--- flow/run.sh ---
#!/bin/bash
# the make line also repeats each setting of config.mk as NAME=value (left out here)
make -C /OpenROAD-flow-scripts/flow DESIGN_CONFIG=/design/flow/config.mk WORK_HOME=/design/flow/orfs CLKGATE_MAP_FILE= finish
--- flow/design.v ---
`timescale 1ns / 1ps
module CORDICROT
#(	parameter   ODAT_W	= 16,
	parameter   SHIFT		= 1)
(
	input	Clk_i,
	input	Rst_i,
	input	signed  [ODAT_W-1:0]	X_i,
	input	signed  [ODAT_W-1:0]	Y_i,
	input	Val_i,
	input	Sign_i,
	output	reg	signed	[ODAT_W-1:0]	X_o,
	output	reg	signed	[ODAT_W-1:0]	Y_o,
	output	reg	Val_o
);
    wire    [ODAT_W-1:0]    shiftedInX;
    wire    [ODAT_W-1:0]    shiftedInY;
    assign  shiftedInX    =   X_i >>> SHIFT;
    assign  shiftedInY    =   Y_i >>> SHIFT;
always @(posedge Clk_i) begin
    if (Rst_i) begin
        Val_o	<= 1'b0;
    end else if	(Val_i)	begin
        Val_o	<= Val_i;
    end	else	begin
		Val_o	<=	1'b0;
	end
end
always @(posedge Clk_i) begin
    if (Rst_i) begin
        X_o   <= {ODAT_W{1'b0}};
        Y_o   <= {ODAT_W{1'b0}};
    end else if (Val_i) begin
        if (Sign_i) begin
            X_o   <= X_i + shiftedInY;
            Y_o   <= Y_i - shiftedInX; 
        end else begin
            X_o   <= X_i - shiftedInY;
            Y_o   <= Y_i + shiftedInX;
        end
    end
end
endmodule
module CORDICNCO (
    clk_i,
    rst_i,
    val_i,
    phase_inc_i,
    cos_o,
    sin_o,
    val_o
    );
    parameter                   ODAT_W              = 16;
    parameter                   P_INC_W             = 16;
    parameter                   ITER_NUM            = 16;
    parameter                   EN_SIN_N            = 0;
    localparam  [P_INC_W-1:0]   ANGLE_270_DEGREE    = 3<<(P_INC_W-2);
    localparam  [P_INC_W-1:0]   ANGLE_180_DEGREE    = 1<<(P_INC_W-1);
    localparam  [P_INC_W-1:0]   ANGLE_90_DEGREE     = 1<<(P_INC_W-2);
    localparam [15:0] INIT_VALUE = 16'h4CCC;
    input                           clk_i;
    input                           rst_i;
    input                           val_i;
    input           [P_INC_W-1:0]   phase_inc_i;
    output  reg     [ODAT_W-1:0]    cos_o;
    output  reg     [ODAT_W-1:0]    sin_o;
    output  reg                     val_o;
    wire    [P_INC_W-1:0]           precompAngle[ODAT_W-1:0];
    wire    [ODAT_W-1:0]            x_pipe[ITER_NUM:0];
    wire    [ODAT_W-1:0]            y_pipe[ITER_NUM:0];
    wire    [ITER_NUM:0]            val_pipe;
    reg     [P_INC_W-1:0]           phase_diff_pipe[ITER_NUM-1:0];
    reg     [1:0]                   sc_sign_pipe[ITER_NUM-1:0];
    reg     [P_INC_W-1:0]           phase_accumulator;
    reg     [P_INC_W-1:0]           current_phase;
    reg     [1:0]                   sc_sign_prev;
    reg     [1:0]                   sc_sign;
    reg     [2:0]                   val_sr;
    genvar  g;
    integer i;
    assign  x_pipe[0]   = INIT_VALUE;
    assign  y_pipe[0]   = INIT_VALUE;
    assign  val_pipe[0] = val_sr[2];
always @(posedge clk_i or posedge rst_i) begin
    if (rst_i) begin
        phase_accumulator   <= {P_INC_W{1'b0}};
    end else if (val_i) begin
        phase_accumulator   <= phase_accumulator + phase_inc_i;
    end
end
assign precompAngle [0] = 16'd8190;   
assign precompAngle [1] = 16'd4834;    
assign precompAngle [2] = 16'd2554;    
assign precompAngle [3] = 16'd1296;    
assign precompAngle [4] = 16'd650;     
assign precompAngle [5] = 16'd325;     
assign precompAngle [6] = 16'd162;     
assign precompAngle [7] = 16'd81;     
assign precompAngle [8] = 16'd40;      
assign precompAngle [9] = 16'd20;      
assign precompAngle [10] = 16'd10;     
assign precompAngle [11] = 16'd5;      
assign precompAngle [12] = 16'd2;      
assign precompAngle [13] = 16'd1;      
assign precompAngle [14] = 16'd0;      
assign precompAngle [15] = 16'd0;      
always @(posedge clk_i or posedge rst_i) begin
    if (rst_i) begin
        current_phase   <= {P_INC_W{1'b0}};
        sc_sign         <= 2'b0;
    end else begin
        if (phase_accumulator > ANGLE_270_DEGREE) begin
            current_phase   <= {P_INC_W{1'b0}} - phase_accumulator;
            sc_sign         <= 2'b10;
        end else if (phase_accumulator > ANGLE_180_DEGREE) begin
            current_phase   <= phase_accumulator - ANGLE_180_DEGREE;
            sc_sign         <= 2'b11;
        end else if (phase_accumulator > ANGLE_90_DEGREE) begin
            current_phase   <= ANGLE_180_DEGREE - phase_accumulator;
            sc_sign         <= 2'b01;
        end else begin
            current_phase   <= phase_accumulator;
            sc_sign         <= 2'b00;
        end
    end
end
always @(posedge clk_i or posedge rst_i) begin
    if (rst_i) begin
        val_sr <= 3'b0;
    end else begin
        val_sr <= {val_sr[1:0], val_i};
    end
end
always @(posedge clk_i) begin
    phase_diff_pipe[0]  <= current_phase - precompAngle[0];
    sc_sign_pipe[0]     <= sc_sign;
    for(i=1; i<ITER_NUM; i=i+1) begin
        sc_sign_pipe[i] <= sc_sign_pipe[i-1];
        if (phase_diff_pipe[i-1][P_INC_W-1]) begin
            phase_diff_pipe[i] <= phase_diff_pipe[i-1] + precompAngle[i];
        end else begin
            phase_diff_pipe[i] <= phase_diff_pipe[i-1] - precompAngle[i];
        end
    end
end
generate
    for (g = 0; g < ITER_NUM; g = g + 1) begin : cordic_pipe
        CORDICROT #(
            .ODAT_W     (ODAT_W),
            .SHIFT      (g+1)
        ) cordic_rotation_inst (
            .Clk_i      (clk_i),
            .Rst_i      (rst_i),
            .X_i        (x_pipe[g]),
            .Y_i        (y_pipe[g]),
            .Val_i      (val_pipe[g]),
            .Sign_i     (phase_diff_pipe[g][P_INC_W-1]),
            .X_o        (x_pipe[g+1]),
            .Y_o        (y_pipe[g+1]),
            .Val_o      (val_pipe[g+1])
            );
    end
endgenerate
generate 
    if (EN_SIN_N) begin
        always @(posedge clk_i or posedge rst_i) begin
            if (rst_i) begin
                sin_o       <= {ODAT_W{1'b0}};
            end else begin
                if (sc_sign_prev[1]) begin
                    sin_o   <=  y_pipe[ITER_NUM];
                end else begin
                    sin_o   <= ~y_pipe[ITER_NUM] + {{(ODAT_W-1){1'b0}}, 1'b1};
                end
            end
        end
    end else begin
        always @(posedge clk_i or posedge rst_i) begin
            if (rst_i) begin
                sin_o       <= {ODAT_W{1'b0}};
            end else begin
                if (sc_sign_prev[1]) begin
                    sin_o   <= ~y_pipe[ITER_NUM] + {{(ODAT_W-1){1'b0}}, 1'b1};
                end else begin
                    sin_o   <=  y_pipe[ITER_NUM];
                end
            end
        end
    end
endgenerate
always @(posedge clk_i or posedge rst_i) begin
    if (rst_i) begin
        cos_o           <= {ODAT_W{1'b0}};
        sc_sign_prev    <= 2'b0;
        val_o           <= 1'b0;
    end else begin
        if (sc_sign_prev[0]) begin
            cos_o   <= ~x_pipe[ITER_NUM] + {{(ODAT_W-1){1'b0}}, 1'b1};
        end else begin
            cos_o   <= x_pipe[ITER_NUM];
        end
        sc_sign_prev    <= sc_sign_pipe[ITER_NUM-1];
        val_o           <= val_pipe[ITER_NUM];
    end
end
endmodule
--- flow/constraint.sdc ---
create_clock -name core_clock -period 3.22 [get_ports {clk_i}]
set_input_delay 0.6440 -clock core_clock [delete_from_list [all_inputs] [get_ports {clk_i}]]
set_output_delay 0.6440 -clock core_clock [all_outputs]
set_load 0.01 [all_outputs]
--- flow/config.mk ---
export PLATFORM = sky130hd
export DESIGN_NAME = CORDICNCO
export DESIGN_NICKNAME = CORDICNCO
export VERILOG_FILES = /design/flow/design.v
export SDC_FILE = /design/flow/constraint.sdc
export NUM_CORES = 4
export LEC_CHECK = 0
export CAP_MARGIN = 20
export CELL_PAD_IN_SITES_GLOBAL_PLACEMENT = 0
export CORE_MARGIN = 4
export CORE_UTILIZATION = 66
export CTS_CLUSTER_DIAMETER = 165
export CTS_CLUSTER_SIZE = 24
export GPL_ROUTABILITY_DRIVEN = 1
export MAX_ROUTING_LAYER = met4
export SETUP_SLACK_MARGIN = 0.84
export SLEW_MARGIN = 0
export TNS_END_PERCENT = 85
==> COMMIT_EDITMSG, run 1 <==
Update PnR metrics after Yosys + OpenROAD run

- Among the stages of the critical path, the cell type that occurs most often is sky130_fd_sc_hd__or4_4.
- For reference, the critical path cell chain is or4_4, or4_4, ha_4, mux2i_1, ha_1, a21oi_2, o31ai_2, a2111o_1, and3_1, or4_1, a31oi_1, nor2_1.
* Reported sequential group power: about 0.014 W
* Slew HR: 21.2%
- After global routing the overflow that remains totals 0.
- Number of global-route vias before repair: ~48,000
- In the synthesized netlist, mux cells make up ~5.5% of the area.
- Yosys attributes the largest share of cell area to sky130_fd_sc_hd__dfxtp_1, sky130_fd_sc_hd__ha_1, sky130_fd_sc_hd__xnor2_1.
- For this run the top cell type by instance count after synthesis was sky130_fd_sc_hd__nor2_1.
- Setup clock skew after layout: about 0.034 ns
- TritonCTS clock tree: done
- Synth Area in Simple Gates: between 10% and 20%
* Overall routing resource usage: 32.2%
* Startpoint of the lowest-slack hold path: cordic_pipe[15].cordic_rotation_inst.Val_o$_SDFF_PP0_
* WP data required: about 3.7 ns
* Quantity of I/O buffers inserted on ports: ~50
* Async set-reset flop share out of synthesis: under 10%
- According to the report, the first pass of detailed routing completed in 5 iterations.
- Combinational-cell power consumption: 0.0238 W
- Register-to-register setup slack: -0.39 ns
- Yosys synthesis chip area: around 0.057 mm²
- Drt initial violations: around 3,500
- Area used by sequential logic in the layout: 0.0169 mm²
* Leakage: around 29 nW
- For this configuration, the core starts out at a cell density of between 60% and 70%.
- DRT antenna net count: 0
- Vertical extent of the die: between 300 and 400 µm
* Area fraction of the dominant cell type after synthesis: 26.0%
- Broken down by cell family, the worst path's largest delay share belongs to simple AND/OR/NAND/NOR gates.
* Hold Crit Endpoint: val_o$_DFF_PP0_
- Switching power as a fraction of the total was reported as 40.4%.
- Post-Route Utilization: between 70% and 80%
* Depth of the most critical reg-to-reg path: 12
- Switch Pwr: 0.0174 W
* Main logic family after synthesis: AND-OR/OR-AND gates
- After detailed routing, the number of remaining DRC violations is 0.
* Setup_tns: -1.50 ns
* Post-synth EDFFs: 0
* Total die area: approximately 0.091 mm²
- Number of vias in the routed layout: around 50,000
- Worst hold path class: reg -> reg
- Pin count of the biggest net entering global routing: between 100 and 150
- The endpoint identified for the worst register-to-register timing path is cordic_pipe[7].cordic_rotation_inst.X_o[14]$_SDFFE_PP0P_.
- Per the OpenROAD floorplan log, the width of the die is a little over 300 µm.
- Area of the core region: ~0.086 mm²
* Total CTS buffers: 39
- Per the post-run analysis, buffers plus inverters along the critical path come to 0.
* Final net count: a little under 8,000
* Mean Syn Cell Area: between 8 and 9 µm²
- After synthesis, the design contains 6,655 cells according to Yosys.
- Yosys Warn Count: 21
- The number of nets in the synthesized netlist is 7,409.
- Transition time at the pin with the least slew margin: 1.17 ns
- Per the finish-stage timing summary, setup violations number 8.
- On the reported timing paths, the clock transition at the registers reads 0.10 ns.
- Ao+oa area frac: 20.1%
* Initial antenna violation count: 2
- Clock net power: between 0.005 and 0.006 W
- For reference, the critical path is launched at cordic_pipe[6].cordic_rotation_inst.Y_o[14]$_SDFFE_PP0P_.
- Power per unit of standard cell area: approximately 630 mW/mm²
* Final WL: 154 mm
- Critical path's largest stage delay: about 0.53 ns
- Clk pwr share: between 10% and 20%
* Hold Violations, Final: 0
* Post-synth seq share: between 20 and 30%
- Highest clock frequency the design can meet: ~280 MHz
- Registers are responsible for between 30% and 40% of the overall power.
- Of all power groups, the one with the highest power is combinational cells.
- In this run the critical register-to-register path is launched from cordic_pipe[6].cordic_rotation_inst.Y_o[14]$_SDFFE_PP0P_.
- After layout, the worst path uses 112% of the clock period.
- Maximum root-to-sink buffer count: 3
- Unrepaired setup endpoints after global routing: true
- STA puts the critical path data arrival time at about 4 ns.
- Cell-internal power: around 0.026 W
- After legalization and detailed placement, the total HPWL measured around 110 mm.
* Worst Setup Start Kind: flip-flop
* Worst Setup Path Type: reg -> reg
- In this run the layout check failures are setup timing.
- Min setup slack post-route: -0.390 ns
- The final weighted congestion recorded by global placement is 0.940.
- Summing the areas of all xor and xnor instances in the mapped netlist gives a little over a tenth of the synthesized area.
- The number of hold buffers added after CTS was 0.
- Counting I/O delays and the setup requirement, the final critical path takes ~3.6 ns.
- Capture point of the critical path: cordic_pipe[7].cordic_rotation_inst.X_o[14]$_SDFFE_PP0P_
* Count of tool warnings: slightly above 60
- TritonCTS sink count: a little over 800
- Per the STA report, the cell with the highest stage delay on the worst path is sky130_fd_sc_hd__or4_4.
- CTS placed an instance of sky130_fd_sc_hd__clkbuf_16 at the clock tree root.
* Max-capacitance violation count: 0
* Min-Delay Path Depth: 0
- The share of total power dissipated in combinational logic is between 50% and 60%.
* Adder Share, Synth: 16.6%
- Summing every instance area after synthesis gives ~0.057 mm².
- Commonest cells in the synthesized netlist: sky130_fd_sc_hd__nor2_1, sky130_fd_sc_hd__dfxtp_1, sky130_fd_sc_hd__ha_1, sky130_fd_sc_hd__a21oi_1, sky130_fd_sc_hd__xnor2_1
* Total of flip-flops plus latches after synthesis: roughly 810
- The highest supply drop recorded on VDD is 0.915 mV.
- Filler Cells Inserted: roughly 5,800
- Max-slew check failures listed in the final report amount to 0.
- The first global-routing pass estimated approximately 240 mm of wire.
* Top fanout value on the critical path: 3
- All stages included, the depth of the critical timing path comes to 12.
- Status: failed layout checks
- Row cnt: about 110
* Commonest register cell after synthesis: sky130_fd_sc_hd__dfxtp_1
* Top-level I/O count: approximately 52
* # H-tree levels: 2
- Multi-input logic area: between 0.04 and 0.05 mm²
- After synthesis, the netlist uses between 90 and 100 different library cells.
- The worst setup path is captured at a flip-flop.
- Clk ins delay skew pair: about 0.63 ns
- For this run, the detailed router reports a per-instance via density of 6.10.
- Synthesized instance count: 6,655
* Yosys top cell by area: sky130_fd_sc_hd__dfxtp_1
- The flow measured a signed area growth from synthesis to layout of 19.5%.
* Wirelength per Cell: 18.7 µm
## per-stage QoR
| stage | hold WS (ns) | power [W] | std cells | setup WS, ns | cell area [µm²] |
|---|---|---|---|---|---|
| 6_report | 0.332 | 0.0432 | 8221 | -0.390 | 68300 |
| 5_1_grt | 0.336 | 0.0462 | 8220 | -0.519 | 68300 |
| 4_1_cts | 0.315 | 0.0413 | 8094 | -0.380 | 65600 |
| 3_5_place_dp | 0.312 | 0.0343 | 7892 | -0.401 | 61600 |
| 3_3_place_gp | 0.310 | 0.0338 | 7891 | -0.438 | 61600 |
| 2_1_floorplan | 0.310 | 0.0295 | 6655 | -0.352 | 58800 |
## cell type report
class                   count  area share (%)
clock inverters             2          0.0366
diodes                      1         0.00366
inverters                 329            1.97
repair buffers            558            6.94
well taps                1144            2.09
flip-flops and latches    814            24.7
clock buffers              58            1.58
multi-input cells        5315            62.6
## layer usage
layer,part of all wire [%],wire (µm),vias to the layer above,track usage [%]
met2,49,75000,1277,54.8
met1,43,66500,24000,40.2
met5,0,0,-,-
met4,3.7,5720,0,10.9
met3,4.3,6660,300,3.05
li1,-,-,24600,-
## timing repair
action | in CTS | in global routing
buffers inserted | 142 | 125
pin swaps | 305 | 272
resized | 382 | 397
cloned | 0 | 1
setup endpoints to repair | 402 | 445
==> inputs of run 2 (changes only) <==
Settings changed: CELL_PAD_IN_SITES_GLOBAL_PLACEMENT 0 to default, CORE_MARGIN 4 to 2, CORE_UTILIZATION 66 to 50, CTS_CLUSTER_DIAMETER 165 to default, CTS_CLUSTER_SIZE 24 to 58, GPL_ROUTABILITY_DRIVEN 1 to default, MAX_ROUTING_LAYER met4 to default, SETUP_SLACK_MARGIN 0.84 to -0.29, SLEW_MARGIN 0 to 20, TNS_END_PERCENT 85 to default.
Clock period 3.22 ns to 2.81 ns, I/O delays scaled along.
==> COMMIT_EDITMSG, run 2 <==
Update PnR metrics after Yosys + OpenROAD run

- In the final run the clock tree shows a worst skew of 0.0355 ns.
* Share of synthesized area spent on multiplexers: under 10%
* Fraction of synthesized cell area in xor and xnor cells: between 10% and 20%
- Root buffer cell: sky130_fd_sc_hd__clkbuf_16
- The worst setup path is of the reg -> reg kind.
- Per the OpenROAD timing report, the critical path contains 12 cells.
- The most numerous cell type found on the critical path is sky130_fd_sc_hd__or4_4.
* Met2 demand-to-capacity share in global routing: a little under half
- Worst Setup Start Kind: flip-flop
- The average instance in the mapped netlist occupies ~8.6 µm².
* Layout overhead on the synthesized area: 27.0%
- Unrepaired setup endpoints after global routing: true
- Total of flip-flops plus latches after synthesis: around 800
- The clock network power reported by the tool is between 0.01 and 0.015 W.
- TritonCTS built the clock tree.
- Per report_power, the sequential group accounts for between 20% and 30% of the total.
* Leakage: approximately 33 nW
- Setup_tns: -18.24 ns
- For this block, the initial DRC count from the detailed router was roughly 2,400.
- Grouping stages by cell kind, the critical path spends the most delay in simple AND/OR/NAND/NOR gates.
- In this run, power in combinational logic comes to 0.0275 W.
- Transition time at the pin with the least slew margin: between 1 and 1.5 ns
* TritonCTS sink count: 814
* Wirelength per Cell: ~17 µm
- Post-synth EDFFs: 0
* WP data required: 3.37 ns
- The number of cells on the worst hold path is listed as 0.
- After filler insertion, the fill cell instance count of the layout stands at 9,935.
- Synth Area in Simple Gates: 14.8%
- Slew HR: between 20% and 30%
* Effective utilization at floorplan: between 50% and 60%
- Timing would allow up to 282 MHz.
- In this run, placement finished with an instance count of between 9,000 and 10,000.
* Die boundary width: 342 µm
- The H-tree generated during clock tree synthesis spans 3 levels.
- Mapped Area: roughly 0.057 mm²
- Yosys shows that the main logic family after synthesis is AND-OR/OR-AND gates.
- The worst register-to-register path begins at cordic_pipe[6].cordic_rotation_inst.Y_o[14]$_SDFFE_PP0P_.
- In the post-synthesis netlist, the biggest area contributors are sky130_fd_sc_hd__dfxtp_1, sky130_fd_sc_hd__ha_1, sky130_fd_sc_hd__xnor2_1.
- met2 is the most crowded layer.
- Power attributed to sequential cells is 0.0155 W.
* CP Launch Point: cordic_pipe[6].cordic_rotation_inst.Y_o[14]$_SDFFE_PP0P_
* Adder Share, Synth: 16.6%
* Cell-by-cell trace of the critical path: or4_4, or4_4, ha_4, mux2i_1, ha_1, a21oi_2, o31ai_2, a2111o_1, and3_1, or4_1, a31oi_1, nor2_1
- At the later pin of the worst-skew pair, clock insertion delay measures roughly 0.69 ns.
- In the synthesized netlist, the number of instances is approximately 6,700.
- In this run the worst hold path is classified as reg -> reg.
- Entering global routing, the biggest net connects roughly 82 pins.
- Startpoint of the lowest-slack hold path: phase_diff_pipe[0][0]$_DFF_P_
- The number of cells on the worst reg-to-reg path is 12.
* Initial antenna violation count: 3
- Number of max-slew violations in the final report: 0
- Hold Violations, Final: 0
- Clock tree synthesis inserted a total of between 90 and 100 buffers.
- Critical path's largest stage delay: approximately 0.53 ns
- The via count of the first global-routing pass came to between 40,000 and 50,000.
- Overall routing resource usage: about a quarter
* Count of placed standard cells in the final layout, fillers left out: roughly 9,300
* Post-detail-place hpwl: approximately 120 mm
- The number of different library cells used by synthesis comes to approximately 92.
- Row cnt: between 100 and 150
* Hold Crit Endpoint: phase_diff_pipe[1][0]$_DFF_P_
- The worst setup path is captured at a flip-flop.
- Area fraction of the dominant cell type after synthesis: ~26%
* Quantity of I/O buffers inserted on ports: just over 50
* Drt drc: 0
- Reg-to-Reg End: cordic_pipe[7].cordic_rotation_inst.X_o[14]$_SDFFE_PP0P_
* Buf+Inv Stages, Crit Path: 0
* Yosys top cell by instances: sky130_fd_sc_hd__nor2_1
* Yosys Warn Count: 21
* First-pass GRT wire length: 251 mm
- Cell area after placement: approximately 0.067 mm²
* Final total power: around 0.056 W
- In this run, the clock network consumes roughly a quarter of the power.
- Number of antenna diodes: 0
* Post-Route Utilization: a little under two thirds
- Combinational group share of total power: between 40 and 50%
* Min setup slack post-route: -0.734 ns
* Cell-internal power: 0.0351 W
* Vertical extent of the die: 342 µm
- For met1 alone, demand over resource in global routing was between 30% and 40%.
- Final setup violating endpoints: roughly 150
* Total die area: between 0.1 and 0.15 mm²
- The worst register-to-register path has a setup slack of -0.73 ns.
- Per the detail_route report, vias per standard cell equal ~5.5.
- Ranked by power, first place goes to combinational cells.
- For reference, compound AND-OR and OR-AND cells occupy 20.1% of the area reported after synthesis.
- Slowest cell on crit path: sky130_fd_sc_hd__or4_4
- Final net count: 8,468
- Status: failed layout checks
* Final WL: between 150 and 200 mm
* Final non-filler cell area: 0.0726 mm²
- Worst IR Drop VDD: approximately 1.1 mV
- The area recorded from the Yosys report for this design is 0.0572 mm².
* Commonest cells in the synthesized netlist: sky130_fd_sc_hd__nor2_1, sky130_fd_sc_hd__dfxtp_1, sky130_fd_sc_hd__ha_1, sky130_fd_sc_hd__a21oi_1, sky130_fd_sc_hd__xnor2_1
- Capture point of the critical path: cordic_pipe[7].cordic_rotation_inst.X_o[14]$_SDFFE_PP0P_
* Net Sw Frac: 37.5%
- SO Faults: setup timing
- Number of vias in the routed layout: 50,800
- The final weighted congestion recorded by global placement is between 0.9 and 1.
- DRT antenna net count: 0
* Area of the core region: 0.114 mm²
- Post-synth seq share: slightly below 30%
- Counting every net in the synthesized netlist gives 7,409.
- The first TritonRoute pass finished after 6 iterations.
- Counting I/O delays and the setup requirement, the final critical path takes 3.54 ns.
- Top fanout value on the critical path: 3
* Final Cycle Share: 126%
* Data arrival time of the critical path: roughly 4.1 ns
- Power spread over the standard cell area amounts to 772 mW/mm².
- Summing over the stages, the warning tally comes to approximately 54.
- Summed over all layers, the global routing overflow is 0.
- Commonest register cell after synthesis: sky130_fd_sc_hd__dfxtp_1
* Async set-reset flop share out of synthesis: approximately 8.8%
- Yosys stat counts 6,655 cells in the synthesized netlist.
- Clock-pin slew on the worst setup and hold paths: 0.06 ns
* Met3 GRT Util: 2.65%
* Maximum root-to-sink buffer count: 3
* Max-capacitance violation count: 0
- Top-level I/O count: between 50 and 60
- Yosys top cell by area: sky130_fd_sc_hd__dfxtp_1
- The switching component of the power was reported as 0.0210 W.
run 2: timing repair:
action,CTS,global route
hold buffers,1,0
resized,94,292
endpoints found under the setup margin,63,143
pin swaps,56,191
hold endpoints to repair,11,0
setup buffers,14,37
gates cloned,0,0
run 2: layout make-up:
type / instances / area [µm²] / share of cell area, %
clock inverter: 50 / 627 / 0.863
sequential: 814 / 16700 / 23.0
inverter: 329 / 1260 / 1.73
tap: 1512 / 1890 / 2.60
multi-input combinational: 5315 / 40400 / 55.6
timing repair buffer: 1159 / 9040 / 12.4
clock buffer: 126 / 2700 / 3.71
run 2: through the flow:
step           hold slack, ns  setup slack [ns]
6_report                0.321            -0.734
3_3_place_gp            0.312            -0.820
5_1_grt                 0.330            -0.858
4_1_cts                 0.316            -0.734
2_1_floorplan           0.310            -0.762
3_5_place_dp            0.313            -0.810
run 2: per-layer routing:
layer  up-vias  wire (µm)
met1     23900      70400
met5         -          0
met2       713      77800
met3       247       4300
met4         0       5330
li1      26000          -
==> inputs of run 3 (changes only) <==
Settings changed: ABC_AREA from default to 1, CELL_PAD_IN_SITES_GLOBAL_PLACEMENT from default to 2, CORE_ASPECT_RATIO from default to 1.56, CORE_UTILIZATION 50 to 55, CTS_CLUSTER_DIAMETER from default to 181, CTS_CLUSTER_SIZE 58 to default, HOLD_SLACK_MARGIN from default to 0.07, MAX_ROUTING_LAYER from default to met4, PLACE_DENSITY from default to 0.67, SETUP_SLACK_MARGIN -0.29 to 0.62, TNS_END_PERCENT from default to 25.
Clock period 2.81 ns to 2.33 ns, I/O delays scaled along.
==> COMMIT_EDITMSG, run 3 <==
Log flow metrics for this revision

* Post-synth EDFFs: 0
- Stopped at: global placement without I/O (3_1_place_gp_skip_io)
- The initial utilization of the core area, before any placement, comes to 55.2%.
- Commonest cells in the synthesized netlist: sky130_fd_sc_hd__nand2_1, sky130_fd_sc_hd__inv_1, sky130_fd_sc_hd__nor2_1, sky130_fd_sc_hd__a21oi_1, sky130_fd_sc_hd__dfxtp_1
* Row cnt: 152
- Cell count listed in synth_stat.txt: roughly 8,700
- The synthesized netlist devotes between 10% and 20% of its cell area to adder and majority cells.
- Mean Syn Cell Area: just under 7 µm²
- Synth Area in Simple Gates: approximately 22%
- By area the synthesized netlist is led by sky130_fd_sc_hd__dfxtp_1, sky130_fd_sc_hd__ha_1, sky130_fd_sc_hd__nand2_1.
- Synthesized instance count: ~8,700
* Share of synthesized area spent on multiplexers: 0%
- Status: did not finish
- Net count of the mapped netlist: around 9,500
* Total of flip-flops plus latches after synthesis: between 800 and 900
- Area of the core region: approximately 0.11 mm²
- Per the OpenROAD floorplan log, the height of the die is approximately 420 µm.
* Log Error: [ERROR GPL-0301] Utilization 110.147 % exceeds 100%.
- The gate-level netlist out of Yosys references 54 unique cell types.
- Yosys top cell by instances: sky130_fd_sc_hd__nand2_1
- For this run, the number of Yosys warnings is 21.
- Die boundary width: approximately 270 µm
- Main logic family after synthesis: simple AND/OR/NAND/NOR gates
- Post-synth seq share: 27.5%
- After synthesis, the chip area reported by Yosys is 0.0605 mm².
- Total die area: 0.113 mm²
- Area fraction of the dominant cell type after synthesis: between 20% and 30%
- The cell type that accounts for the most area after synthesis is sky130_fd_sc_hd__dfxtp_1.
* Fraction of synthesized cell area in xor and xnor cells: under 10%
- After synthesis the cells add up to between 0.06 and 0.07 mm².
* Commonest register cell after synthesis: sky130_fd_sc_hd__dfxtp_1
- Counting flops with an async set or reset pin after synthesis yields a share of 8.85%.
* Ao+oa area frac: 17.1%
==> inputs of run 4 (changes only) <==
Settings changed: CAP_MARGIN 20 to 30, CELL_PAD_IN_SITES_DETAIL_PLACEMENT from default to 1, CELL_PAD_IN_SITES_GLOBAL_PLACEMENT 2 to 1, CORE_ASPECT_RATIO 1.56 to 0.81, CORE_MARGIN 2 to 5, CORE_UTILIZATION 55 to 40, CTS_CLUSTER_DIAMETER 181 to 305, CTS_CLUSTER_SIZE from default to 14, GPL_TIMING_DRIVEN from default to 0, HOLD_SLACK_MARGIN 0.07 to 0.18, PLACE_DENSITY 0.67 to default, PLACE_DENSITY_LB_ADDON from default to 0.08, SETUP_SLACK_MARGIN 0.62 to default, TNS_END_PERCENT 25 to default.
Clock period 2.33 ns to 4.0 ns, I/O delays scaled along.
==> COMMIT_EDITMSG, run 4 <==
Update PnR metrics after Yosys + OpenROAD run

* Status: no timing/DRC/antenna violations
- Cell-internal power: a little over 0.02 W
* Vertical extent of the die: 360 µm
- Wirelength per Cell: between 15 and 20 µm
* Setup_tns: 0 ns
- For the combinational group, total power comes out at around 0.021 W.
- Die boundary width: ~440 µm
- Mapped Area: around 0.060 mm²
- In the synthesized netlist, the dominant kind of combinational cell is simple AND/OR/NAND/NOR gates.
* Reported sequential group power: approximately 0.011 W
- Yosys top cell by instances: sky130_fd_sc_hd__nand2_1
* Post-Route Utilization: 43.7%
* Count of tool warnings: 51
- Per the post-synthesis stats, the area per cell is 6.95 µm².
* Transition time at the pin with the least slew margin: ~1 ns
* Hold Violations, Final: 0
* Fraction of synthesized cell area in xor and xnor cells: 8.12%
- Total global-route track usage over all layers is a little over a quarter.
- Setup violations remaining at the end of the flow were counted as 0.
- The number of maximum-capacitance violations recorded for the run is 0.
- Synthesized instance count: ~8,700
* Final Cycle Share: roughly 94%
- Slew HR: between 30% and 40%
- Clk ins delay skew pair: about 0.70 ns
- Capture point of the critical path: cordic_pipe[4].cordic_rotation_inst.Y_o[15]$_SDFFE_PP0P_
* Logic depth of the worst setup path including buffers: 16
- STA lists the startpoint of the worst register-to-register path as phase_diff_pipe[4][15]$_DFF_P_.
- The first global-routing pass estimated between 300 and 400 mm of wire.
- The synthesis stat section lists a flop and latch total of 814.
* Share of synthesized area spent on multiplexers: 0%
- For the worst setup path, the data required time is approximately 4.6 ns.
* Yosys top cell by area: sky130_fd_sc_hd__dfxtp_1
* Nature of the critical path endpoint: flip-flop
- CP Launch Point: phase_diff_pipe[4][15]$_DFF_P_
- After global routing the overflow that remains totals 0.
- Min setup slack post-route: between 0.2 and 0.25 ns
- Switch Pwr: 0.0181 W
- Critical path's largest stage delay: about 0.47 ns
- Area of the core region: between 0.15 and 0.2 mm²
* Yosys Warn Count: 21
- Quantity of I/O buffers inserted on ports: 51
- The routed layout reports a DRC error count of 0.
- Per the synthesis report, the number of distinct cell types is 54.
- Power per unit of standard cell area: just under 600 mW/mm²
* Min-Delay Path Depth: 0
- Maximum root-to-sink buffer count: 3
- For this block, the via count after detailed routing is between 50,000 and 60,000.
- Global placer's final weighted congestion: 0.918
- The cell family contributing the most delay on the critical path is buffers and inverters.
* Net Sw Frac: approximately 47%
- The H-tree was split into 3 levels.
- The setup check on the worst reg-to-reg path leaves a slack of 0.24 ns.
* Leakage: 35.0 nW
* TritonCTS sink count: slightly above 800
- Group drawing the most power: combinational cells
- The number of antenna violations at the first check in global routing was 3.
- The worst register-to-register path ends at cordic_pipe[4].cordic_rotation_inst.Y_o[15]$_SDFFE_PP0P_.
* Top cells by area: sky130_fd_sc_hd__dfxtp_1, sky130_fd_sc_hd__ha_1, sky130_fd_sc_hd__nand2_1
- Summed over its instances, the top area cell type makes up between 20% and 30% of the synthesized netlist area.
* Total die area: 0.159 mm²
- Yosys synthesis chip area: a little over 0.06 mm²
- The worst hold path terminates at sc_sign_pipe[14][0]$_DFF_P_.
- Drt initial violations: 3,537
- Data arrival time of the critical path: between 4 and 5 ns
* Proportion of power drawn by flip-flops and latches: between 20% and 30%
- Timing would allow up to 266 MHz.
- Startpoint of the lowest-slack hold path: sc_sign_pipe[13][0]$_DFF_P_
* Number of global-route vias before repair: ~58,000
* Post-Place Setup Slack: roughly 0.07 ns
* Worst Setup Start Kind: flip-flop
- Subtracting the final worst setup slack from the clock period gives approximately 3.8 ns.
- Layout overhead on the synthesized area: 8.52%
- TritonCTS created around 68 clock buffers.
* Ao+oa area frac: 17.1%
- The floorplan has 128 rows.
- In the Yosys report, the sequential cells make up roughly 28% of the chip area.
* Buf+Inv Stages, Crit Path: 4
- Cell count listed in synth_stat.txt: roughly 8,700
- Worst IR Drop VDD: around 0.48 mV
* Commonest cells in the synthesized netlist: sky130_fd_sc_hd__nand2_1, sky130_fd_sc_hd__inv_1, sky130_fd_sc_hd__nor2_1, sky130_fd_sc_hd__a21oi_1, sky130_fd_sc_hd__dfxtp_1
- Entering global routing, the biggest net connects 78 pins.
- The net count after synthesis is about 9,500.
* Combinational group share of total power: between 50% and 60%
* Post-detail-place hpwl: about 170 mm
- Wires add up to 209 mm.
* Post-synth EDFFs: 0
- During I/O placement, the number of pins put on the boundary was about 52.
* Worst Setup Path Type: reg -> reg
- In the routed layout, each cell is associated on average with a via count of 5.33.
* Clk pwr share: between 15 and 20%
- Counting cells, the worst reg-to-reg path comes to 16.
* Setup clock skew after layout: approximately 0.036 ns
* Worst hold path class: reg -> reg
- Root buffer cell: sky130_fd_sc_hd__clkbuf_16
- The timing report shows that the slowest cell on the worst path is sky130_fd_sc_hd__a21oi_1.
* Clock net power: 0.00660 W
- Commonest register cell after synthesis: sky130_fd_sc_hd__dfxtp_1
- Number of max-slew violations in the final report: 0
- DRT antenna net count: 0
- Cell-by-cell trace of the critical path: clkbuf_2, inv_1, clkbuf_2, nand2_1, xor2_1, inv_1, ha_1, nand2_1, a21oi_1, nor2_1, o21ai_0, nand2_1, nand2_1, nor2_1, nor2_1, nor2_1
- TritonCTS built the clock tree.
- Adder Share, Synth: 15.7%
- Number of detailed-routing iterations run before antenna repair: 5
* CTS Hold Bufs: 0
- Setup repair after global routing left no endpoint under its margin.
- Once the floorplan was initialized, standard cells occupied between 40% and 50% of the core.
- The final layout contains about 9,600 nets.
- Clock-pin slew on the worst setup and hold paths: 0.06 ns
- The cell-mix breakdown from Yosys lists the simple-gate area share as around 22%.
- Final total power: between 0.03 and 0.04 W
* Top fanout value on the critical path: 21
- In the synthesized netlist the async set-or-reset flop fraction comes to about 8.8%.
==> run 4: cell type report <==
class | count | area, µm²
fillers | 19400 | 84700
multi-input cells | 6441 | 38300
flip-flops and latches | 814 | 16700
inverters | 1271 | 4770
well taps | 2015 | 2520
clock buffers | 82 | 1820
plain buffers | 182 | 782
repair buffers | 67 | 704
clock inverters | 5 | 66.3
diodes | 2 | 5.00
==> run 4: routing by layer <==
layer | global-route usage, % | vias to the layer above | part of all wire (%)
li1 | - | 28800 | -
met1 | 39.4 | 28000 | 53
met2 | 37.5 | 941 | 40
met3 | 3.76 | 188 | 4.9
met4 | 4.97 | 0 | 2.0
met5 | - | - | 0
==> run 4: repair_timing <==
action / in CTS / in global routing
resized: 0 / 6
endpoints found under the setup margin: 0 / 14
buffers inserted: 0 / 0
==> run 4: metrics by stage <==
stage,instance area [µm²],instances,hold WS (ns)
finish,65700,10900,0.307
global route,65600,10900,0.329
CTS,65600,10900,0.319
detailed placement,63700,10800,0.313
global placement,63500,10800,0.312
floorplan,60500,8708,0.310
==> inputs of run 5 (changes only) <==
Settings changed: CAP_MARGIN 30 to 15, CELL_PAD_IN_SITES_DETAIL_PLACEMENT 1 to default, CELL_PAD_IN_SITES_GLOBAL_PLACEMENT 1 to default, CORE_ASPECT_RATIO 0.81 to default, CORE_MARGIN 5 to 2, CORE_UTILIZATION 40 to 72, CTS_CLUSTER_DIAMETER 305 to 206, CTS_CLUSTER_SIZE 14 to 16, GPL_TIMING_DRIVEN 0 to default, HOLD_SLACK_MARGIN 0.18 to default, MAX_ROUTING_LAYER met4 to default, PLACE_DENSITY_LB_ADDON 0.08 to default, SETUP_SLACK_MARGIN from default to -0.25, TNS_END_PERCENT from default to 5.
Clock period 4.0 ns to 2.41 ns, I/O delays scaled along.
==> COMMIT_EDITMSG, run 5 <==
Update PnR metrics after Yosys + OpenROAD run

- The die is 294 µm tall.
* Drt initial violations: slightly above 7,000
- The reasons given for failing layout checks are setup timing.
- Summed over all nets, the switching power comes to between 0.03 and 0.04 W.
- Global routing finished with a remaining overflow of 0.
* Final critical delay including setup and external delays: approximately 3.7 ns
- Yosys synthesis chip area: ~0.060 mm²
- Together, buffers and inverters on the worst path number 3.
* Adder Share, Synth: roughly 16%
- WP data required: 3.00 ns
- CP Launch Point: cordic_pipe[3].cordic_rotation_inst.Y_o[7]$_SDFFE_PP0P_
* Hold Violations, Final: 0
- First-pass GRT wire length: 296 mm
- The synthesized netlist devotes between 20 and 25% of its cell area to simple gates.
- Layer with the highest usage: met2
- The pin closest to its max-slew limit shows a slew of between 1 and 1.5 ns.
- Cell area after placement: between 0.07 and 0.08 mm²
- Number of global-route vias before repair: 62,800
- Final WL: slightly above 200 mm
* Final Cycle Share: 152%
* Fraction of synthesized cell area in xor and xnor cells: 8.12%
- After the flow finishes, the layout carries non-filler instances totaling roughly 11,000.
- Register-to-register setup slack: -1.26 ns
- For the worst reg-to-reg path, the startpoint reported by OpenROAD is cordic_pipe[3].cordic_rotation_inst.Y_o[7]$_SDFFE_PP0P_.
- Leakage: between 40 and 50 nW
* Worst IR Drop VDD: 1.34 mV
- Per the synth stats, the proportion of register bits with asynchronous set or reset is slightly below 9%.
* Post-synth seq share: 27.5%
- Group drawing the most power: combinational cells
- Status: failed layout checks
* Drt drc: 0
- Final non-filler cell area: 0.0744 mm²
* Pin count of the biggest net entering global routing: a little over 90
- Commonest register cell after synthesis: sky130_fd_sc_hd__dfxtp_1
* Min setup slack post-route: -1.26 ns
- Of the total synthesized cell area, the portion taken by AND-OR and OR-AND cells is ~17%.
- The number of clock buffers added by TritonCTS is about 56.
- Worst Setup Start Kind: flip-flop
- The slew check shows that the tightest pin keeps a relative margin of 30.5%.
* Met3 GRT Util: 5.87%
- Area fraction of the dominant cell type after synthesis: 24.6%
* Logic depth of the worst setup path including buffers: 16
- The die covers 0.0864 mm².
- The number of cells reported by Yosys stat comes to 8,708.
- Count of tool warnings: about 56
* Die boundary width: between 200 and 300 µm
- The power report lists the combinational group at ~0.044 W.
- Yosys mapped a number of flops with a built-in enable equal to 0.
* Depth of the most critical reg-to-reg path: 16
* Initial antenna violation count: 2
- Quantity of I/O buffers inserted on ports: 51
- Top fanout value on the critical path: 3
- Cell-internal power: 0.0384 W
- The synthesis run identifies the leading combinational cell family as simple AND/OR/NAND/NOR gates.
- Category of cells accounting for the largest share of critical-path delay: AND-OR/OR-AND gates
* Cell-by-cell trace of the critical path: inv_2, nand3_4, nor3_2, buf_4, nand2_4, nand2_1, xor2_1, ha_1, a21oi_1, o21ai_0, a21oi_1, nand2_1, a21oi_1, o21ai_0, nand2_1, inv_1
- RePlAce ended its routability-driven mode at a weighted congestion of 1.02.
* Met2 demand-to-capacity share in global routing: 72.7%
- OpenSTA lists the critical path endpoint as cordic_pipe[4].cordic_rotation_inst.X_o[14]$_SDFFE_PP0P_.
- Combinational group share of total power: 61.4%
- Data arrival time of the critical path: between 4 and 5 ns
- Slowest cell on crit path: sky130_fd_sc_hd__a21oi_1
* Wirelength per Cell: between 15 and 20 µm
- Setup clock skew after layout: about 0.035 ns
- DR vias/cell: approximately 6.1
- Mean Syn Cell Area: between 6 and 7 µm²
- Per the placement report, the placed cell count is 10,800.
* Reg-to-Reg End: cordic_pipe[4].cordic_rotation_inst.X_o[14]$_SDFFE_PP0P_
* Top cells by area: sky130_fd_sc_hd__dfxtp_1, sky130_fd_sc_hd__ha_1, sky130_fd_sc_hd__nand2_1
- Mapped Area: about 0.060 mm²
- Sorting the Yosys area breakdown by cell type puts at the top sky130_fd_sc_hd__dfxtp_1.
- Summed over all routing layers, the global router reports a total usage of between 40% and 50%.
- Net Sw Frac: between 40% and 50%
- For this design, the CTS-stage hold fixing added 0 buffers.
- Worst Setup Path Type: reg -> reg
* Net count of the mapped netlist: roughly 9,500
- Number of different library cells in the post-synthesis netlist: roughly 54
- Reported sequential group power: 0.0183 W
* DRT antenna net count: 0
* Proportion of power drawn by flip-flops and latches: about a quarter
* Max-capacitance violation count: 0
* Clock net power: 0.00925 W
* Critical path's largest stage delay: roughly 0.7 ns
* Highest clock frequency the design can meet: ~270 MHz
- Nature of the critical path endpoint: flip-flop
- The synthesized netlist handed to floorplanning was reported with a cell count of slightly below 9,000.
- The net count of the finished layout is between 10,000 and 15,000.
- The clock network accounts for approximately an eighth of the total power.
- Share of synthesized area spent on multiplexers: 0%
- The H-tree generated during clock tree synthesis spans 2 levels.
- GR Layer Usage met1: 45.7%
- Number of detailed-routing iterations run before antenna repair: 10
- Before placement the cells fill between 70% and 80% of the core.
- The routed layout has 66,800 vias.
- The final max-slew violation count recorded for this run is 0.
* Clock-pin slew on the worst setup and hold paths: about 0.08 ns
- At the later pin of the worst-skew pair, clock insertion delay measures ~0.70 ns.
* Post-detail-place hpwl: between 100 and 150 mm
* Layout overhead on the synthesized area: 23.0%
- Yosys Warn Count: 21
- According to the I/O placement log, the pin count is 52.
- Maximum root-to-sink buffer count: 3
* TritonCTS sink count: 814
- Worst hold path class: in -> async
- The root buffer cell chosen for the clock tree is sky130_fd_sc_hd__clkbuf_16.
* Area of the core region: around 0.083 mm²
* TritonCTS clock tree: done
* Total of flip-flops plus latches after synthesis: 814
* Yosys top cell by instances: sky130_fd_sc_hd__nand2_1
- The commonest cells after synthesis are sky130_fd_sc_hd__nand2_1, sky130_fd_sc_hd__inv_1, sky130_fd_sc_hd__nor2_1, sky130_fd_sc_hd__a21oi_1, sky130_fd_sc_hd__dfxtp_1.
* Unrepaired setup endpoints after global routing: true
* Power per unit of standard cell area: ~960 mW/mm²
* Final setup violating endpoints: 271
- For reference, the placement row count at floorplan is 106.
## run 5: layout make-up
cell class                 instances  area, µm²
sequential                       814      16700
fill                            4297       9030
clock inverter                     3       45.0
tap                             1080       1350
antenna                            1       2.50
multi-input combinational       6441      40800
inverter                        1271       4790
clock buffer                      68       1460
timing repair buffer            1194       9290
## run 5: per-stage QoR
stage                     setup WS, ns  hold WS, ns  power [W]  utilization [%]  TNS [ns]
final                            -1.26        0.212     0.0713             89.2    -67.92
after detailed placement        -0.518        0.313     0.0566             84.1    -57.62
after global routing             -1.84        0.208     0.0754             89.2   -122.75
after floorplan                 -0.565        0.310     0.0430                -    -30.07
after CTS                       -0.379        0.177     0.0667             86.8    -45.32
after global placement          -0.453        0.311     0.0550             84.1    -38.12
## run 5: routing by layer
layer  share of wire, %  up-vias  routed length (µm)
met5                  0        -                   0
met4                9.1        0               18500
met3                9.2     1487               18700
met2                 46     4172               94500
met1                 36    30400               72600
li1                   -    30700                   -
## run 5: timing repair
item | 4_1_cts | 5_1_grt
pin swaps | 48 | 166
endpoints found under the setup margin | 138 | 243
resized | 215 | 541
buffers inserted | 11 | 27
gates cloned | 0 | 0
==> inputs of run 6 (changes only) <==
Settings changed: ABC_AREA 1 to 0, CAP_MARGIN 15 to 20, CELL_PAD_IN_SITES_DETAIL_PLACEMENT from default to 0, CELL_PAD_IN_SITES_GLOBAL_PLACEMENT from default to 2, CORE_MARGIN 2 to 4, CTS_CLUSTER_DIAMETER 206 to 355, CTS_CLUSTER_SIZE 16 to default, GPL_ROUTABILITY_DRIVEN from default to 0, HOLD_SLACK_MARGIN from default to -0.09, MIN_ROUTING_LAYER from default to met1, PLACE_DENSITY_LB_ADDON from default to 0.26, SETUP_SLACK_MARGIN -0.25 to default, TNS_END_PERCENT 5 to default.
Clock period 2.41 ns to 5.19 ns, I/O delays scaled along.
==> COMMIT_EDITMSG, run 6 <==
Log flow metrics for this revision

* Synthesized instance count: between 6,000 and 7,000
* Yosys top cell by area: sky130_fd_sc_hd__dfxtp_1
- Mean Syn Cell Area: 8.59 µm²
- Net count of the mapped netlist: between 7,000 and 8,000
* Number of different library cells in the post-synthesis netlist: just over 90
* Adder Share, Synth: 16.6%
- The tool reported: "[ERROR FLW-0024] Place density exceeds 1.0 (current PLACE_DENSITY_LB_ADDON =  0.26). Please check if the value of  PLACE_DENSITY_LB_ADDON is between 0 and 0.99".
* Async set-reset flop share out of synthesis: under 10%
* Stopped at: global placement without I/O (3_1_place_gp_skip_io)
- Among the non-sequential cells, AND-OR/OR-AND gates take the most area.
* Yosys top cell by instances: sky130_fd_sc_hd__nor2_1
* Commonest cells in the synthesized netlist: sky130_fd_sc_hd__nor2_1, sky130_fd_sc_hd__dfxtp_1, sky130_fd_sc_hd__ha_1, sky130_fd_sc_hd__a21oi_1, sky130_fd_sc_hd__xnor2_1
- After synthesis, the cell types taking the most area are sky130_fd_sc_hd__dfxtp_1, sky130_fd_sc_hd__ha_1, sky130_fd_sc_hd__xnor2_1.
- Commonest register cell after synthesis: sky130_fd_sc_hd__dfxtp_1
- The total area inside the core boundary comes to between 0.07 and 0.08 mm².
- The initial utilization of the core area, before any placement, comes to roughly 72%.
- Total of flip-flops plus latches after synthesis: 814
- The synthesized netlist was found by Yosys to have roughly 6,700 cells.
- In this run, the synthesized area fraction spent on AND-OR/OR-AND gates is recorded as between 20% and 30%.
- Yosys synthesis chip area: 0.0572 mm²
* Status: did not finish
- In this run the cell area of the synthesized design comes to ~0.057 mm².
- The chip occupies 0.0840 mm².
* Post-synth EDFFs: 0
- Area fraction of the dominant cell type after synthesis: 26.0%
* Yosys Warn Count: 21
* Fraction of synthesized cell area in xor and xnor cells: 10.4%
- Synth Area in Simple Gates: 14.8%
- For reference, the placement row count at floorplan is approximately 100.
- Die boundary width: approximately 290 µm
- Post-synth seq share: approximately 30%
* Share of synthesized area spent on multiplexers: 5.47%
* Vertical extent of the die: 290 µm
==> inputs of run 7 (changes only) <==
Settings changed: ABC_AREA 0 to default, CELL_PAD_IN_SITES_DETAIL_PLACEMENT 0 to default, CELL_PAD_IN_SITES_GLOBAL_PLACEMENT 2 to default, CORE_MARGIN 4 to 2, CORE_UTILIZATION 72 to 40, CTS_CLUSTER_DIAMETER 355 to default, GPL_ROUTABILITY_DRIVEN 0 to default, HOLD_SLACK_MARGIN -0.09 to default, MIN_ROUTING_LAYER met1 to default, PLACE_DENSITY_LB_ADDON 0.26 to default.
Clock period 5.19 ns to 4.0 ns, I/O delays scaled along.
==> COMMIT_EDITMSG, run 7 <==
Update PnR metrics after Yosys + OpenROAD run

- The flow ran to the end and the layout has no timing, DRC or antenna violations.
- Top-level I/O count: between 50 and 60
* Final net count: between 7,000 and 8,000
* Total of flip-flops plus latches after synthesis: 814
- The routed layout reports a DRC error count of 0.
* Number of different library cells in the post-synthesis netlist: just over 90
- Looking at the power breakdown, combinational cells take between 40 and 50% of the total.
* Root buffer cell: sky130_fd_sc_hd__clkbuf_16
- Wirelength per Cell: around 16 µm
- Highest clock frequency the design can meet: 266 MHz
- Max-capacitance violation count: 0
* Global placer's final weighted congestion: slightly below 0.9
* # H-tree levels: 3
* Cell area after placement: between 0.05 and 0.06 mm²
- The critical path in this run is classified as reg -> reg.
- Startpoint of the lowest-slack hold path: sc_sign_pipe[9][0]$_DFF_P_
- After routing, the total negative slack on setup checks comes to 0 ns.
- Number of detailed-routing iterations run before antenna repair: 6
* Top cells by area: sky130_fd_sc_hd__dfxtp_1, sky130_fd_sc_hd__ha_1, sky130_fd_sc_hd__xnor2_1
- Detailed routing inserted a total of 45,900 vias.
- Cell-internal power: between 0.02 and 0.025 W
- Net count of the mapped netlist: 7,409
* Switch Pwr: approximately 0.014 W
- Placed Cells: roughly 8,500
- Synthesis produced a netlist whose cell count is 6,655.
* Worst Setup Start Kind: flip-flop
- Category of cells accounting for the largest share of critical-path delay: simple AND/OR/NAND/NOR gates
* Clock-pin slew on the worst setup and hold paths: 0.06 ns
* Combinational-cell power consumption: 0.0161 W
- Final total power: about 0.036 W
- Post-detail-place hpwl: between 100 and 150 mm
- Setup repair after global routing left no endpoint under its margin.
- Yosys top cell by instances: sky130_fd_sc_hd__nor2_1
- Commonest register cell after synthesis: sky130_fd_sc_hd__dfxtp_1
- The slowest stage of the critical path is the sky130_fd_sc_hd__or4_1 cell.
- VDD sags by at most between 0.3 and 0.4 mV.
- The report puts the cell count of the worst reg-to-reg path at 12.
- Adder Share, Synth: between 10% and 20%
* Synth Area in Simple Gates: roughly 15%
- Overall routing resource usage: between 10% and 20%
* Async set-reset flop share out of synthesis: between 8 and 9%
- Yosys shows that the main logic family after synthesis is AND-OR/OR-AND gates.
* DRT antenna net count: 0
- Proportion of power drawn by flip-flops and latches: 30.6%
* Row cnt: 138
- Per Yosys stat, the portion of area used by sequential elements is a little under 30%.
* Number of global-route vias before repair: between 40,000 and 50,000
* Drt initial violations: 2,305
- Final critical delay including setup and external delays: 3.76 ns
- Per the CTS log, the buffer count on the longest clock path is 3.
- The skew report gives the latency at the later pin of the worst-skew pair as about 0.71 ns.
- Pin count of the biggest net entering global routing: between 150 and 200
* Net Sw Frac: a little under two fifths
- The flow measured a signed area growth from synthesis to layout of 10.6%.
- The final report gives the core utilization as between 40% and 50%.
- The cell-mix breakdown from Yosys lists the compound-gate area share as between 20% and 30%.
* Register-to-register setup slack: 0.24 ns
* Count of placed standard cells in the final layout, fillers left out: a little under 9,000
- Slew HR: around 33%
- Per STA, the worst path is made up of or4_1, or4_1, ha_1, mux2i_1, ha_1, a21oi_1, o31ai_1, a2111o_1, and3_1, or4_1, a31oi_1, nor2_1.
- Number of max-slew violations in the final report: 0
- In this run the full chip footprint comes out at around 0.15 mm².
* Die boundary width: about 380 µm
- The cell area that synthesis handed to floorplanning was 0.0572 mm².
- Along the worst path, the maximum fanout reaches 6.
- CP Launch Point: cordic_pipe[6].cordic_rotation_inst.Y_o[11]$_SDFFE_PP0P_
* Commonest cells in the synthesized netlist: sky130_fd_sc_hd__nor2_1, sky130_fd_sc_hd__dfxtp_1, sky130_fd_sc_hd__ha_1, sky130_fd_sc_hd__a21oi_1, sky130_fd_sc_hd__xnor2_1
* Clk pwr share: around 25%
- Summing the areas of all xor and xnor instances in the mapped netlist gives 10.4% of the synthesized area.
* WP data required: approximately 4.6 ns
- Summed over all cells, the static leakage comes to 27.6 nW.
- For this run the aggregate overflow at the end of global routing stands at 0.
* Buf+Inv Stages, Crit Path: 0
* Logic depth of the worst setup path including buffers: 12
- In this run, power in the clock network comes to 0.00894 W.
* Share of synthesized area spent on multiplexers: 5.47%
- For the final database, setup skew stands at 0.0366 ns.
- Mean Syn Cell Area: 8.59 µm²
- For this design, the sink count on the clock tree is around 810.
- Vertical extent of the die: 382 µm
* First-pass GRT wire length: between 200 and 250 mm
- Setup repair bufs after CTS: 0
* Effective utilization at floorplan: between 40 and 50%
- The number of antenna violations at the first check in global routing was 3.
- The worst hold path passes through 0 cells.
- Group drawing the most power: combinational cells
* Startpoint of the lowest-slack register-to-register path: cordic_pipe[6].cordic_rotation_inst.Y_o[11]$_SDFFE_PP0P_
- The cell type that accounts for the most area after synthesis is sky130_fd_sc_hd__dfxtp_1.
- The capture point of the worst register-to-register path is recorded as cordic_pipe[7].cordic_rotation_inst.X_o[14]$_SDFFE_PP0P_.
- Final Cycle Share: a little over nine tenths
- TritonCTS built the clock tree.
- Final WL: 140 mm
- The synthesized design contains 0 enable-type register cells.
* Reported sequential group power: about 0.011 W
* CP most frequent cell: sky130_fd_sc_hd__or4_1
- Hold Violations, Final: 0
* Critical path's largest stage delay: approximately 0.56 ns
* DR vias/cell: approximately 5.3
- The endpoint of the worst hold path is reported as sc_sign_pipe[10][0]$_DFF_P_.
- Yosys Warn Count: 21
- The synthesized design devotes to its leading area cell type roughly a quarter of total area.
- Yosys synthesis chip area: about 0.057 mm²
- From the final report, the count of setup violators was given as 0.
- Worst hold path class: reg -> reg
- Data arrival time of the critical path: roughly 4.3 ns
* Quantity of I/O buffers inserted on ports: a little over 50
- Area of the core region: between 0.1 and 0.15 mm²
* Filler Cells Inserted: 13,900
- Power per unit of standard cell area: roughly 570 mW/mm²
- Counting the buffers created by CTS gives about 94.
* Capture point of the critical path: cordic_pipe[7].cordic_rotation_inst.X_o[14]$_SDFFE_PP0P_
- Yosys stat counts approximately 6,700 cells in the synthesized netlist.
* Count of tool warnings: 57
* Transition time at the pin with the least slew margin: roughly 1.0 ns
- Nature of the critical path endpoint: flip-flop
- After routing the design area is 0.0632 mm².
[run 7: cell type report]
| class | count | area (µm²) | share of cell area (%) |
|---|---|---|---|
| inverters | 329 | 1240 | 1.96 |
| multi-input cells | 5315 | 38500 | 61.0 |
| clock buffers | 116 | 2540 | 4.03 |
| diodes | 1 | 2.50 | 0.00396 |
| well taps | 1890 | 2360 | 3.74 |
| repair buffers | 135 | 1170 | 1.85 |
| flip-flops and latches | 814 | 16700 | 26.4 |
| clock inverters | 61 | 679 | 1.07 |
[run 7: what timing repair did]
item / CTS / global route
setup endpoints to repair: 0 / 2
hold buffers: 0 / 0
gates resized: 0 / 3
endpoints found under the hold margin: 0 / 0
[run 7: metrics by stage]
| step | hold WS [ns] | worst slack (ns) |
|---|---|---|
| after floorplan | 0.310 | 0.317 |
| after global placement | 0.310 | 0.172 |
| after detailed placement | 0.312 | 0.216 |
| after CTS | 0.313 | 0.194 |
| after global routing | 0.326 | 0.0599 |
| final | 0.319 | 0.239 |
[run 7: metal layers]
metal	global-route usage (%)	vias up	share of wire, %
li1	-	23900	-
met1	25.4	21300	49
met2	31.8	517	46
met3	2.18	173	2.7
met5	0	-	0
met4	4.91	0	2.4
==> inputs of run 8 (changes only) <==
Settings changed: ABC_AREA from default to 1, CELL_PAD_IN_SITES_GLOBAL_PLACEMENT from default to 0, CORE_UTILIZATION 40 to 71, CTS_CLUSTER_DIAMETER from default to 358, CTS_CLUSTER_SIZE from default to 77, GPL_ROUTABILITY_DRIVEN from default to 1, MAX_ROUTING_LAYER from default to met4, PLACE_DENSITY_LB_ADDON from default to 0.3, SETUP_SLACK_MARGIN from default to -0.22, SLEW_MARGIN 20 to 30, TNS_END_PERCENT from default to 85.
Clock period 4.0 ns to 2.49 ns, I/O delays scaled along.
==> COMMIT_EDITMSG, run 8 <==
Log flow metrics for this revision

* Status: did not finish
* Stopped at: global routing (5_1_grt)
* Log Error: [ERROR GRT-0232] Routing congestion too high. Check the congestion heatmap in the GUI.
* Root buffer cell: sky130_fd_sc_hd__clkbuf_16
- The synthesized netlist devotes between 20% and 30% of its cell area to simple gates.
- Ao+oa area frac: roughly 17%
- Yosys mapped a number of flops with a built-in enable equal to 0.
* Mapped Area: around 0.06 mm²
- Yosys top cell by area: sky130_fd_sc_hd__dfxtp_1
- Share of synthesized area spent on multiplexers: 0%
* Post-detail-place hpwl: roughly 140 mm
* Total die area: about 0.09 mm²
- Looking at the clock tree report, the H-tree level count equals 1.
* Row cnt: roughly 110
* Mean Syn Cell Area: 6.95 µm²
- TritonCTS sink count: ~800
* Total CTS buffers: 14
* Fraction of synthesized cell area in xor and xnor cells: under 10%
- The core region is 0.0847 mm².
- The global routing report lists combined usage of all routing layers as a little under 80%.
- Yosys top cell by instances: sky130_fd_sc_hd__nand2_1
- Async set-reset flop share out of synthesis: 8.85%
* Yosys Warn Count: 21
- Of the combinational cells, the family taking the most area is simple AND/OR/NAND/NOR gates.
* Yosys synthesis chip area: approximately 0.060 mm²
- Synthesis produced a netlist with a net count of roughly 9,500.
- Of the total synthesized cell area, the portion taken by full adders, half adders and majority gates is around 16%.
* Quantity of I/O buffers inserted on ports: between 50 and 60
- Commonest register cell after synthesis: sky130_fd_sc_hd__dfxtp_1
* Area fraction of the dominant cell type after synthesis: approximately 25%
- Per the CTS log, the buffer count on the longest clock path is 3.
- Top cells by area: sky130_fd_sc_hd__dfxtp_1, sky130_fd_sc_hd__ha_1, sky130_fd_sc_hd__nand2_1
- Synthesized instance count: a little under 9,000
- Global placer's final weighted congestion: between 1 and 1.5
- Per the post-place timing report, worst setup slack is -0.596 ns.
* Overflow left after global routing: between 300 and 400
- Cell count listed in synth_stat.txt: between 8,000 and 9,000
- By count the netlist is led by sky130_fd_sc_hd__nand2_1, sky130_fd_sc_hd__inv_1, sky130_fd_sc_hd__nor2_1, sky130_fd_sc_hd__a21oi_1, sky130_fd_sc_hd__dfxtp_1.
* Post-synth seq share: ~28%
- Before placement the cells fill between 70% and 80% of the core.
- Total of flip-flops plus latches after synthesis: approximately 800
- Number of different library cells in the post-synthesis netlist: 54
* Vertical extent of the die: just under 300 µm
- Pin placement for this block handled roughly 52 I/O pins.
- The number of hold buffers added after CTS was 0.
- Die boundary width: approximately 300 µm
-- run 8: what timing repair did --
| action | 4_1_cts |
|---|---|
| gates resized | 303 |
| hold endpoints to repair | 0 |
| setup buffers | 27 |
| pin swaps | 97 |
| setup endpoints to repair | 139 |
-- run 8: metal layers --
metal	track usage, %	overflow
met5	-	-
met4	78.6	107
met3	64.1	29
met2	91.5	168
met1	75.1	10
-- run 8: stage by stage --
| step | cell area, µm² | instances | utilization [%] |
|---|---|---|---|
| 2_1_floorplan | 60500 | 8708 | - |
| 4_1_cts | 70600 | 10700 | 83.3 |
| 3_5_place_dp | 69000 | 10700 | 81.5 |
| 3_3_place_gp | 69000 | 10700 | 81.5 |
==> inputs of run 9 (changes only) <==
Settings changed: CAP_MARGIN 20 to 15, CELL_PAD_IN_SITES_GLOBAL_PLACEMENT 0 to default, CORE_UTILIZATION 71 to 72, CTS_CLUSTER_DIAMETER 358 to 206, CTS_CLUSTER_SIZE 77 to 16, GPL_ROUTABILITY_DRIVEN 1 to default, MAX_ROUTING_LAYER met4 to default, PLACE_DENSITY_LB_ADDON 0.3 to default, SETUP_SLACK_MARGIN -0.22 to -0.25, SLEW_MARGIN 30 to 20, TNS_END_PERCENT 85 to default.
Clock period 2.49 ns to 2.39 ns, I/O delays scaled along.
==> COMMIT_EDITMSG, run 9 <==
Log flow metrics for this revision

* Area of the core region: ~0.083 mm²
- TritonCTS sink count: 814
- In this run the full chip footprint comes out at about 0.086 mm².
- Net count of the mapped netlist: roughly 9,500
* Row cnt: about 110
- Area fraction of the dominant cell type after synthesis: between 20% and 30%
* Overall routing resource usage: about four fifths
* # H-tree levels: 2
- Per the synthesis report, the adder-cell share of the synthesized area is between 10% and 20%.
- After synthesis, the design contains ~8,700 cells according to Yosys.
* Top-level I/O count: roughly 52
- The cell area that synthesis handed to floorplanning was between 0.06 and 0.07 mm².
* Top cells by area: sky130_fd_sc_hd__dfxtp_1, sky130_fd_sc_hd__ha_1, sky130_fd_sc_hd__nand2_1
* Mean Syn Cell Area: between 6 and 7 µm²
* Root buffer cell: sky130_fd_sc_hd__clkbuf_16
- Main logic family after synthesis: simple AND/OR/NAND/NOR gates
- Measured along the x axis, the die boundary spans 294 µm.
* Maximum root-to-sink buffer count: 3
- The die is about 300 µm tall.
- As logged by OpenROAD, the buffers inserted on ports number 51.
* Number of different library cells in the post-synthesis netlist: about 54
- After Yosys synthesis, AND-OR and OR-AND compound gates account for 17.1% of the synthesized area.
- Summing the areas of all xor and xnor instances in the mapped netlist gives under 10% of the synthesized area.
- Yosys top cell by area: sky130_fd_sc_hd__dfxtp_1
- Log Error: [ERROR GRT-0232] Routing congestion too high. Check the congestion heatmap in the GUI.
- Yosys reported that registers with async set or reset make up under 10%.
* Synth Area in Simple Gates: approximately 22%
- CTS added clock buffers totalling roughly 56.
- Synthesized instance count: 8,708
- In the synthesized netlist, mux cells make up 0% of the area.
- The share of the core area taken by cells at floorplan is between 70 and 80%.
- The final weighted congestion recorded by global placement is approximately 1.
- Post-detail-place hpwl: roughly 140 mm
- Yosys top cell by instances: sky130_fd_sc_hd__nand2_1
- Commonest register cell after synthesis: sky130_fd_sc_hd__dfxtp_1
* Overflow left after global routing: around 460
* Stopped at: global routing (5_1_grt)
- Counting instances in the post-synthesis netlist gives the leading cell types as sky130_fd_sc_hd__nand2_1, sky130_fd_sc_hd__inv_1, sky130_fd_sc_hd__nor2_1, sky130_fd_sc_hd__a21oi_1, sky130_fd_sc_hd__dfxtp_1.
* Post-Place Setup Slack: -0.595 ns
- Yosys Warn Count: 21
- Yosys synthesis chip area: a little over 0.06 mm²
- Post-synth EDFFs: 0
* CTS Hold Bufs: 0
- Status: did not finish
- Per Yosys stat, the portion of area used by sequential elements is 27.5%.
- Detailed placement reports a standard cell area of 0.0704 mm².
* Total of flip-flops plus latches after synthesis: between 800 and 900
run 9: layer usage:
layer / GRT usage (%) / overflow
met1: 79.5 / 12
met2: 96.2 / 207
met3: 67.5 / 38
met4: 81.6 / 198
met5: 52.1 / 1
run 9: repair_timing:
| action | in CTS |
|---|---|
| hold endpoints to repair | 0 |
| gates resized | 420 |
| buffers inserted | 43 |
| setup endpoints to repair | 155 |
| pin swaps | 158 |
run 9: through the flow:
stage	util (%)	std cells	hold WS [ns]
global placement	84.4	10800	0.310
CTS	88.2	10900	0.272
detailed placement	84.4	10800	0.312
floorplan	-	8708	0.310
Power figures rest on the tool's default switching activity, not on a simulated workload.
